==> inputs of run a <==
## IOTDF
module IOTDF( clk, rst, in_en, iot_in, fn_sel, busy, valid, iot_out);
input          clk;
input          rst;
input          in_en;
input  [7:0]   iot_in;
input  [2:0]   fn_sel;
output         busy;
output         valid;
output [127:0] iot_out;
localparam ENCRYPT = 1, DECRYPT = 2, CRC_GEN = 3, TOP2MAX = 4, LAST2MIN = 5;
localparam FUNC_LEFT_1 = 0, FUNC_LEFT_2 = 1, FUNC_RIGHT_1 = 2, FUNC_RIGHT_2 = 3, FUNC_KEEP = 4;
reg [3:0]cnt_read_r, cnt_read_w;  
reg [2:0]cnt_round_r, cnt_round_w;  
reg [1:0]start_output_flag_r, start_output_flag_w;  
reg [2:0] fn_sel_r;
wire [2:0]fn_sel_w = fn_sel;
reg [127:0]iot_in_r, iot_in_w;
reg valid_r;
reg [127:0]iot_out1_r, iot_out1_w;
reg [127:0]iot_out2_r, iot_out2_w;
wire [63:0]IP_out;
wire [31:0]IP_out_L, IP_out_R;
wire [63:0]FP_in, FP_out;
wire [31:0]XOR_out, XOR_in1, XOR_in2;
reg [31:0]MUX_out1_63_32, MUX_out1_31_0;
wire [63:0]MUX_out1_127_64;
wire [55:0]MUX_sub_key_gen_in;
reg [2:0]sub_key_gen_func;
wire [55:0]PC1_out;
wire [47:0]KEY;
wire [55:0]KEY_before_PC2_w, KEY_before_PC2_r;  
wire [2:0]CRC_remainder;
reg [10:0]crc_dividend_in;
reg [127:0]crc_iot_out1_w;
reg Is_in_biggerthan_out1_r, Is_in_biggerthan_out1_w;  
reg Is_in_biggerthan_out2_r, Is_in_biggerthan_out2_w;  
wire Is_in_biggerthan_out1_8b, Is_in_biggerthan_out2_8b;  
wire Is_in_equal_out1_8b, Is_in_equal_out2_8b;  
reg [7:0]cmp_in_in, cmp_in_out1, cmp_in_out2;  
assign busy = 0;
assign valid = valid_r; 
assign iot_out = ((fn_sel_r==TOP2MAX || fn_sel_r==LAST2MIN) && cnt_read_r==1)? iot_out1_r:iot_out2_r;  
always@(*)begin
	cnt_read_w = (in_en)?cnt_read_r + 1'b1:cnt_read_r;
end
always@(posedge clk or posedge rst)begin
	if(rst) cnt_read_r <= 0;
	else cnt_read_r <= cnt_read_w;
end
always@(*)begin
	cnt_round_w = (cnt_read_r==15)? cnt_round_r + 1'b1:cnt_round_r;
end
always@(posedge clk or posedge rst)begin
	if(rst) cnt_round_r <= 0;
	else cnt_round_r <= cnt_round_w;
end
always@(*)begin
	if(start_output_flag_r==0 && cnt_read_r==15)start_output_flag_w = 1;
	else if(start_output_flag_r==1 && cnt_read_r==15)start_output_flag_w = 2;
	else start_output_flag_w = start_output_flag_r;
end
always@(posedge clk or posedge rst)begin
	if(rst) start_output_flag_r <= 0;
	else start_output_flag_r <= start_output_flag_w;
end
always@(posedge clk)begin  
	if(rst)begin end
	else fn_sel_r <= fn_sel_w;
end
always@(posedge clk or posedge rst)begin
	if(rst) valid_r <= 1'b0;
  ...
==> flow/config.mk <==
export PLATFORM = sky130hd
export DESIGN_NAME = IOTDF
export DESIGN_NICKNAME = IOTDF
export VERILOG_FILES = /design/flow/design.v
export SDC_FILE = /design/flow/constraint.sdc
export NUM_CORES = 4
export LEC_CHECK = 0
export CAP_MARGIN = 0
export CORE_ASPECT_RATIO = 1.43
export CORE_MARGIN = 6
export CORE_UTILIZATION = 59
export CTS_CLUSTER_DIAMETER = 350
export GPL_TIMING_DRIVEN = 0
export PLACE_DENSITY_LB_ADDON = 0.03
export SLEW_MARGIN = 20
export TNS_END_PERCENT = 70
==> flow/constraint.sdc <==
create_clock -name core_clock -period 8.46 [get_ports {clk}]
set_input_delay 1.6920 -clock core_clock [delete_from_list [all_inputs] [get_ports {clk}]]
set_output_delay 1.6920 -clock core_clock [all_outputs]
set_load 0.01 [all_outputs]
run.sh (not shown) runs the stock make flow with config.mk's settings and CLKGATE_MAP_FILE=.
==> run b: changes against run a <==
CAP_MARGIN = 20   (was 0)
CORE_ASPECT_RATIO = not set   (was 1.43)
CORE_MARGIN = 2   (was 6)
CORE_UTILIZATION = 30   (was 59)
CTS_CLUSTER_DIAMETER = not set   (was 350)
GPL_TIMING_DRIVEN = not set   (was 0)
PLACE_DENSITY_LB_ADDON = not set   (was 0.03)
SETUP_SLACK_MARGIN = 0.1   (was not set)
TNS_END_PERCENT = not set   (was 70)
==> flow/constraint.sdc (replaced) <==
create_clock -name core_clock -period 4.79 [get_ports {clk}]
set_input_delay 0.9580 -clock core_clock [delete_from_list [all_inputs] [get_ports {clk}]]
set_output_delay 0.9580 -clock core_clock [all_outputs]
set_load 0.01 [all_outputs]
==> run c: changes against run a <==
ABC_AREA = 1   (was not set)
CAP_MARGIN = 20   (was 0)
CORE_ASPECT_RATIO = 1.38   (was 1.43)
CORE_MARGIN = 2   (was 6)
CORE_UTILIZATION = 72   (was 59)
CTS_CLUSTER_DIAMETER = 400   (was 350)
CTS_CLUSTER_SIZE = 100   (was not set)
GPL_TIMING_DRIVEN = not set   (was 0)
PLACE_DENSITY = 0.39   (was not set)
PLACE_DENSITY_LB_ADDON = not set   (was 0.03)
SETUP_SLACK_MARGIN = 0.1   (was not set)
TNS_END_PERCENT = 5   (was 70)
==> flow/constraint.sdc (replaced) <==
create_clock -name core_clock -period 1.75 [get_ports {clk}]
set_input_delay 0.3500 -clock core_clock [delete_from_list [all_inputs] [get_ports {clk}]]
set_output_delay 0.3500 -clock core_clock [all_outputs]
set_load 0.01 [all_outputs]
==> run d: changes against run a <==
CAP_MARGIN = 20   (was 0)
CORE_ASPECT_RATIO = not set   (was 1.43)
CORE_MARGIN = 2   (was 6)
CORE_UTILIZATION = 48   (was 59)
CTS_CLUSTER_DIAMETER = not set   (was 350)
GPL_TIMING_DRIVEN = not set   (was 0)
PLACE_DENSITY_LB_ADDON = not set   (was 0.03)
SETUP_SLACK_MARGIN = -0.45   (was not set)
TNS_END_PERCENT = not set   (was 70)
==> flow/constraint.sdc (replaced) <==
create_clock -name core_clock -period 4.85 [get_ports {clk}]
set_input_delay 0.9700 -clock core_clock [delete_from_list [all_inputs] [get_ports {clk}]]
set_output_delay 0.9700 -clock core_clock [all_outputs]
set_load 0.01 [all_outputs]
==> notes <==
- Between run b and run d, the lower via count is in run b (gap about 3.2%, measured against run d).
- Against run d, the non-clock buffer count of run b is higher by 92.
- Of run b and run d, run d has the higher sequential share of layout area (gap 1.9 points).
- Run b completed and failed the layout checks on setup timing. Run a ended with an error in global routing (5_1_grt) with GRT-0116. Run d finished but fails on setup timing. Run c died in detailed placement (3_5_place_dp), error DPL-0033.
- Die area: run c < run a < run d < run b.
